build 75:
==> flow/design.v <==
module seven_seg(en,in,seg);
input [3:0] in;
input en;
output [7:0] seg;
reg [7:0] seg;
always@(en or in)
begin
 if (!en) seg=8'b11111111;
 else case(in)
 4'd0: seg=8'b11000000;
 4'd1: seg=8'b11111001;
 4'd2: seg=8'b10100100;
 4'd3: seg=8'b10110000;
 4'd4: seg=8'b10011001;
 4'd5: seg=8'b10010010;
 4'd6: seg=8'b10000010;
 4'd7: seg=8'b11011000;
 4'd8: seg=8'b10000000;
 4'd9: seg=8'b10010000;
 default: seg=8'b11111111;
 endcase
 end
 endmodule 
module seven_seg_dot (en,in,seg);
input [3:0] in;
input en;
output [7:0] seg;
reg [7:0] seg;
always@(en or in)
begin
 if (!en) seg=8'b11111111;
 else case(in)
 4'd0: seg=8'b01000000;
 4'd1: seg=8'b01111001;
 4'd2: seg=8'b00100100;
 4'd3: seg=8'b00110000;
 4'd4: seg=8'b00011001;
 4'd5: seg=8'b00010010;
 4'd6: seg=8'b00000010;
 4'd7: seg=8'b01011000;
 4'd8: seg=8'b00000000;
 4'd9: seg=8'b00010000;
 default: seg=8'b11111111;
 endcase
 end
 endmodule 
module bcd_8421 (clk, rst, data, unit, ten, hun, thou, ten_thou, hun_thou);
input clk, rst;
input [19:0] data;
output [3:0] unit, ten, hun, thou, ten_thou, hun_thou;
reg [5:0]  cnt_shift;
reg [43:0] data_shift;  
reg        shift_sig;
reg [3:0]  unit, ten, hun, thou, ten_thou, hun_thou;
always@(posedge clk or posedge rst)
if (rst)
cnt_shift <= 5'd0;
else if (cnt_shift == 5'd21 && shift_sig == 1'b0)
cnt_shift <= 5'd0;
else if (shift_sig == 1'b0)
cnt_shift <= cnt_shift +1'b1;
else 
cnt_shift <= cnt_shift;
always@(posedge clk or posedge rst)
if (rst)
data_shift <= 44'b0;
else if (cnt_shift == 5'd0 && shift_sig == 1'b0)
data_shift <= {24'd0, data};
else if ((cnt_shift <= 5'd20) && (shift_sig == 1'b1))
begin
data_shift[23:20] <= (data_shift[23:20] > 4'b0100)?(data_shift[23:20] + 4'b0011):(data_shift[23:20]);
data_shift[27:24] <= (data_shift[27:24] > 4'b0100)?(data_shift[27:24] + 4'b0011):(data_shift[27:24]);
data_shift[31:28] <= (data_shift[31:28] > 4'b0100)?(data_shift[31:28] + 4'b0011):(data_shift[31:28]);
data_shift[35:32] <= (data_shift[35:32] > 4'b0100)?(data_shift[35:32] + 4'b0011):(data_shift[35:32]);
data_shift[39:36] <= (data_shift[39:36] > 4'b0100)?(data_shift[39:36] + 4'b0011):(data_shift[39:36]);
data_shift[43:40] <= (data_shift[43:40] > 4'b0100)?(data_shift[43:40] + 4'b0011):(data_shift[43:40]);
end
else if ((cnt_shift <= 5'd20) && (shift_sig == 1'b0))
data_shift <= data_shift << 1;
else 
data_shift <= data_shift;
always@(posedge clk or posedge rst)
if(rst == 1'b1)
shift_sig <= 1'b1;
else 
shift_sig <= ~shift_sig;
always@(posedge clk or posedge rst)
if(rst)
begin
unit <= 4'd0;
ten  <= 4'd0;
hun  <= 4'd0;
thou <= 4'd0;
ten_thou <= 4'd0;
hun_thou <= 4'd0;
end
else if (cnt_shift == 5'd21)
begin
 unit  <= data_shift[23:20];
 ten   <= data_shift[27:24];
 hun   <= data_shift[31:28];
 thou  <= data_shift[35:32];
 ten_thou <= data_shift[39:36];
 hun_thou <= data_shift[43:40];
 end
 endmodule
module adc_3008(clk, rst, cs, mosi, sck, miso, start, seg0, seg1, seg2, seg3, seg4, seg5); 
input clk, rst;
input miso;
input start;
output reg cs;
output reg mosi, sck;
output [7:0] seg0, seg1, seg2, seg3, seg4, seg5;
reg [2:0] state;     
reg [7:0] cnt_clk;   
reg [4:0] cnt_sck;   
reg [3:0] cnt_bit;   
reg [2:0] cnt_byte; 
reg rd_sig;          
reg [10:0] data_reg; 
reg [9:0] data_out;  
reg send_data_sig;   
reg [31:0] cnt;      
reg start_sig;       
wire [3:0] unit;
wire [3:0] ten; 
wire [3:0] hun; 
wire [3:0] thou; 
wire [3:0] ten_thou;
wire [3:0] hun_thou;
wire [19:0] data_bcd;
wire [19:0] data_bcd_vol;
assign data_bcd = {10'b0, data_out};
assign data_bcd_vol = (data_bcd*20'd479)/20'd1023;
parameter [2:0] INTIAL = 3'd0,
                WAIT_START = 3'd1,
                WRITE = 3'd2,
		READ = 3'd3,
		WAIT_END = 3'd4,
		END = 3'd5;
parameter WR_IN = 11'b000001_10010;
parameter cnt_clk_max = 8'd219;
parameter cnt_max = 32'd1_999;
always@(posedge clk or posedge rst)
if (rst)
cnt <= 32'd0;
else if (cnt == cnt_max)
cnt <= 32'd0;
else if (start == 1'b1)
cnt <= cnt + 1'b1;
always@(posedge clk or posedge rst)
if (rst)
start_sig <= 1'b0;
else if (start == 1'b1 && cnt == cnt_max)  
start_sig <= 1'b1;
else 
start_sig <= 1'b0;
always@(posedge clk or posedge rst)
if (rst)
state <= INTIAL;
else 
case(state)
INTIAL: if (start_sig == 1'b1)
        state <= WAIT_START;
		  else 
		  state <= INTIAL;
WAIT_START: if (cnt_byte == 3'd0 && cnt_clk == cnt_clk_max)
            state <= WRITE;
            else 
            state <= WAIT_START;			
WRITE: if (cnt_byte == 3'd1 && cnt_clk == cnt_clk_max)
       state <= READ;
	   else 
	   state <= WRITE;
READ: if (cnt_byte == 3'd2 && cnt_clk == cnt_clk_max)
      state <= WAIT_END;
      else 
      state <= READ;	  
WAIT_END: if (cnt_byte == 3'd3 && cnt_clk == cnt_clk_max)
          state <= END;
		    else 
		    state <= WAIT_END;
END: if (cnt_byte == 3'd4 && cnt_clk == cnt_clk_max)
     state <= INTIAL;
     else 
     state <= END;
default: state <= INTIAL;
endcase
always@(posedge clk or posedge rst)
if (rst)
cnt_clk <= 8'd0;
else if (state == INTIAL)
cnt_clk <= 8'd0;
else if (cnt_clk == cnt_clk_max) 
cnt_clk <= 8'd0;
else if (state != INTIAL)
cnt_clk <= cnt_clk + 1'b1;
always@(posedge clk or posedge rst)
if (rst)
cnt_byte <= 3'd0;
else if (cnt_byte == 3'd4 && cnt_clk == cnt_clk_max)
cnt_byte <= 3'd0;
else if (cnt_clk == cnt_clk_max)
cnt_byte <= cnt_byte + 1'b1;
always@(posedge clk or posedge rst)
if (rst)
cnt_sck <= 5'd0;
else if (state == WRITE && cnt_byte == 3'd1 && cnt_sck == 5'd19)
cnt_sck <= 5'd0;
else if (state ==READ && cnt_byte == 3'd2 && cnt_sck == 5'd19)
cnt_sck <= 5'd0;
else if (state == WRITE && cnt_byte == 3'd1)
cnt_sck <= cnt_sck + 1'b1;
else if (state ==READ && cnt_byte == 3'd2)
cnt_sck <= cnt_sck + 1'b1;
else 
cnt_sck <= 1'b0;
always@(posedge clk or posedge rst)
if (rst)
sck <= 1'b0;
else if (cnt_sck == 5'd0 && cnt_byte == 3'd3)
sck <= 1'b0;
else if (cnt_sck == 5'd0 && cnt_byte == 3'd1 && cnt_bit >= 4'd5)
sck <= 1'b0;
else if (cnt_sck == 5'd10 && cnt_byte == 3'd1 && cnt_bit >= 4'd5)
sck <= 1'b1;
else if (cnt_sck == 5'd0 && cnt_byte == 3'd2)
sck <= 1'b0;
else if (cnt_sck == 5'd10 && cnt_byte == 3'd2)
sck <= 1'b1;
else 
sck <= sck;
always@(posedge clk or posedge rst)
if (rst)
cnt_bit <= 4'd0;
else if (cnt_bit == 4'd10 && cnt_sck == 5'd10)
cnt_bit <= 4'd0;
else if (cnt_sck == 5'd10)
cnt_bit <= cnt_bit + 1'b1;
always@(posedge clk or posedge rst)
if (rst)
cs <= 1'b1;
else if (start_sig == 1'b1)
cs <= 1'b0;
else if (cnt_byte == 3'd3 && cnt_clk == cnt_clk_max && state == WAIT_END)
cs <= 1'b1;
always@(posedge clk or posedge rst)
if (rst)
mosi <= 1'b0;
else if (state == WRITE && cnt_byte == 4'd1 && cnt_sck == 5'd0)
mosi <= WR_IN[10-cnt_bit];
else if (state != WRITE)
mosi <= 1'b0;
always@(posedge clk or posedge rst)
if (rst)
rd_sig <= 1'b0;
else if (state == READ && cnt_byte == 4'd2 && cnt_sck == 5'd9)
rd_sig <= 1'b1;
else 
rd_sig <= 1'b0;
always@(posedge clk or posedge rst)
if (rst)
data_reg <= 11'd0;
else if (rd_sig == 1'b1)
data_reg <= {data_reg[9:0], miso};
always@(posedge clk or posedge rst)
if (rst)
send_data_sig <= 1'b0;
else if (cnt_byte == 4'd2 && cnt_clk == cnt_clk_max)
send_data_sig <= 1'b1;
else 
send_data_sig <= 1'b0;
always@(posedge clk or posedge rst)
if (rst)
data_out <= 10'd0;
else if (send_data_sig == 1'b1)
data_out <= data_reg[9:0];
else 
data_out <= data_out;
bcd_8421 bcd_8421_inst(
.clk(clk), 
.rst(rst), 
.data(data_bcd_vol), 
.unit(unit), 
.ten(ten), 
.hun(hun), 
.thou(thou), 
.ten_thou(ten_thou), 
.hun_thou(hun_thou)
);
seven_seg s0(
.en(1'b1),
.in(unit), 
.seg(seg0));
seven_seg s1(
.en(1'b1),
.in(ten), 
.seg(seg1));
seven_seg_dot s2(
.en(1'b1),
.in(hun), 
.seg(seg2));
seven_seg s3(
.en(1'b1),
.in(thou), 
.seg(seg3));
seven_seg s4(
.en(1'b1),
.in(ten_thou), 
.seg(seg4));
seven_seg s5(
.en(1'b1),
.in(hun_thou), 
.seg(seg5));
endmodule
make LEC_CHECK=0 ABC_AREA=1 CAP_MARGIN=20 CORE_ASPECT_RATIO=1.88 CORE_MARGIN=2 CORE_UTILIZATION=55 CTS_CLUSTER_DIAMETER=223 CTS_CLUSTER_SIZE=95 SETUP_SLACK_MARGIN=4.71 SLEW_MARGIN=20 TNS_END_PERCENT=25 finish   # period 20.0 ns
run.sh (not shown) runs the stock make flow with config.mk's settings and CLKGATE_MAP_FILE=.
Build 75: no failed stages, no open violations at the end
### build 75 -> build 1
- CTS_CLUSTER_SIZE changed from 95 to 93
- HOLD_SLACK_MARGIN newly set to -0.1
- SETUP_SLACK_MARGIN changed from 4.71 to 4.19
- TNS_END_PERCENT changed from 25 to 15
- CTS_CLUSTER_DIAMETER changed from 223 to 309
- CORE_ASPECT_RATIO removed (was 1.88)
==> results <==
- Compound-gate portion of the synthesized area came out exactly the same in build 75 and build 1.
- Worst hold margin for build 1: 17 ps down relative to build 75
- Delta (build 1 minus build 75): power dissipated by switching net loads shows a reduction of 3.4%; global-route wire length before repair fell 2.6 mm; post-layout minimum cycle time went up by 170 ps.
Changes in build 68 relative to build 1:
- CTS_CLUSTER_DIAMETER now 223, was 309
- CORE_ASPECT_RATIO now 0.51, previously not set
- HOLD_SLACK_MARGIN no longer set, was -0.1
- SETUP_SLACK_MARGIN no longer set, was 4.19
- CTS_CLUSTER_SIZE now 95, was 93
- TNS_END_PERCENT now 25, was 15
- CORE_UTILIZATION now 31, was 55
Notes after the runs:
Looking at build 68 and build 1, the static leakage is a wash. Count of vias placed by the detailed router down 49 in build 68 wrt build 1. Looking at pin slew with the least headroom to its limit, build 68 sits above build 1. Global-route usage for build 68 is lower than for build 1. Looking at build 68 and build 1, the highest cell delay on the worst timing path is a wash. Relative to build 1, logic share of the area decreased by 1.2 points in build 68. Build 68 against build 1: fraction of cell area in non-clock buffers comparable, register clock-pin slew on the reported worst setup and hold paths comparable, critical path depth now larger, combined buffer and inverter count along the critical path now larger. Re count of mapped cells out of synthesis: no difference whatsoever between build 1 and build 68.
The inputs of build 91 differ from those of build 68 as listed below.
- CORE_ASPECT_RATIO now 1.05, was 0.51
- CORE_UTILIZATION now 44, was 31
## What came out
The cell count reported for build 91 is smaller than that of build 68 by 179.
Finished layout cell area in build 91 is 260 um2 below build 68.
Fmax: build 91 below build 68
Relative to build 91, the following input files were edited for build 15:
- a change of CTS_CLUSTER_DIAMETER from 223 to 232
- a change of CORE_ASPECT_RATIO from 1.05 to 0.5
- a change of CORE_UTILIZATION from 44 to 57
- a deleted ABC_AREA that had been 1
- an added PLACE_DENSITY of 0.35
Results
Per the comparison of build 15 with build 91, non-clock buffer instance count of the final layout higher; internal cell power higher; final non-filler cell area lower; register-to-register slack lower.
Total power: build 15 above build 91
Measured against each other, build 15 and build 91 differ in instance tally after logic synthesis, the higher figure coming from build 91.
Taking build 15 as 1.0, build 91 lands at 1.20 on fmax.
Compared with build 91, build 15 shows a lower net count reported at finish.
Build 15 leaves less setup margin than build 91.
Re standard cell core area: build 15 and build 91 aren't equal, and the higher value belongs to build 91.
NOTE: final critical delay including setup and external delays in build 15 exceeds that of build 91
Power and IR drop assume default switching activity.
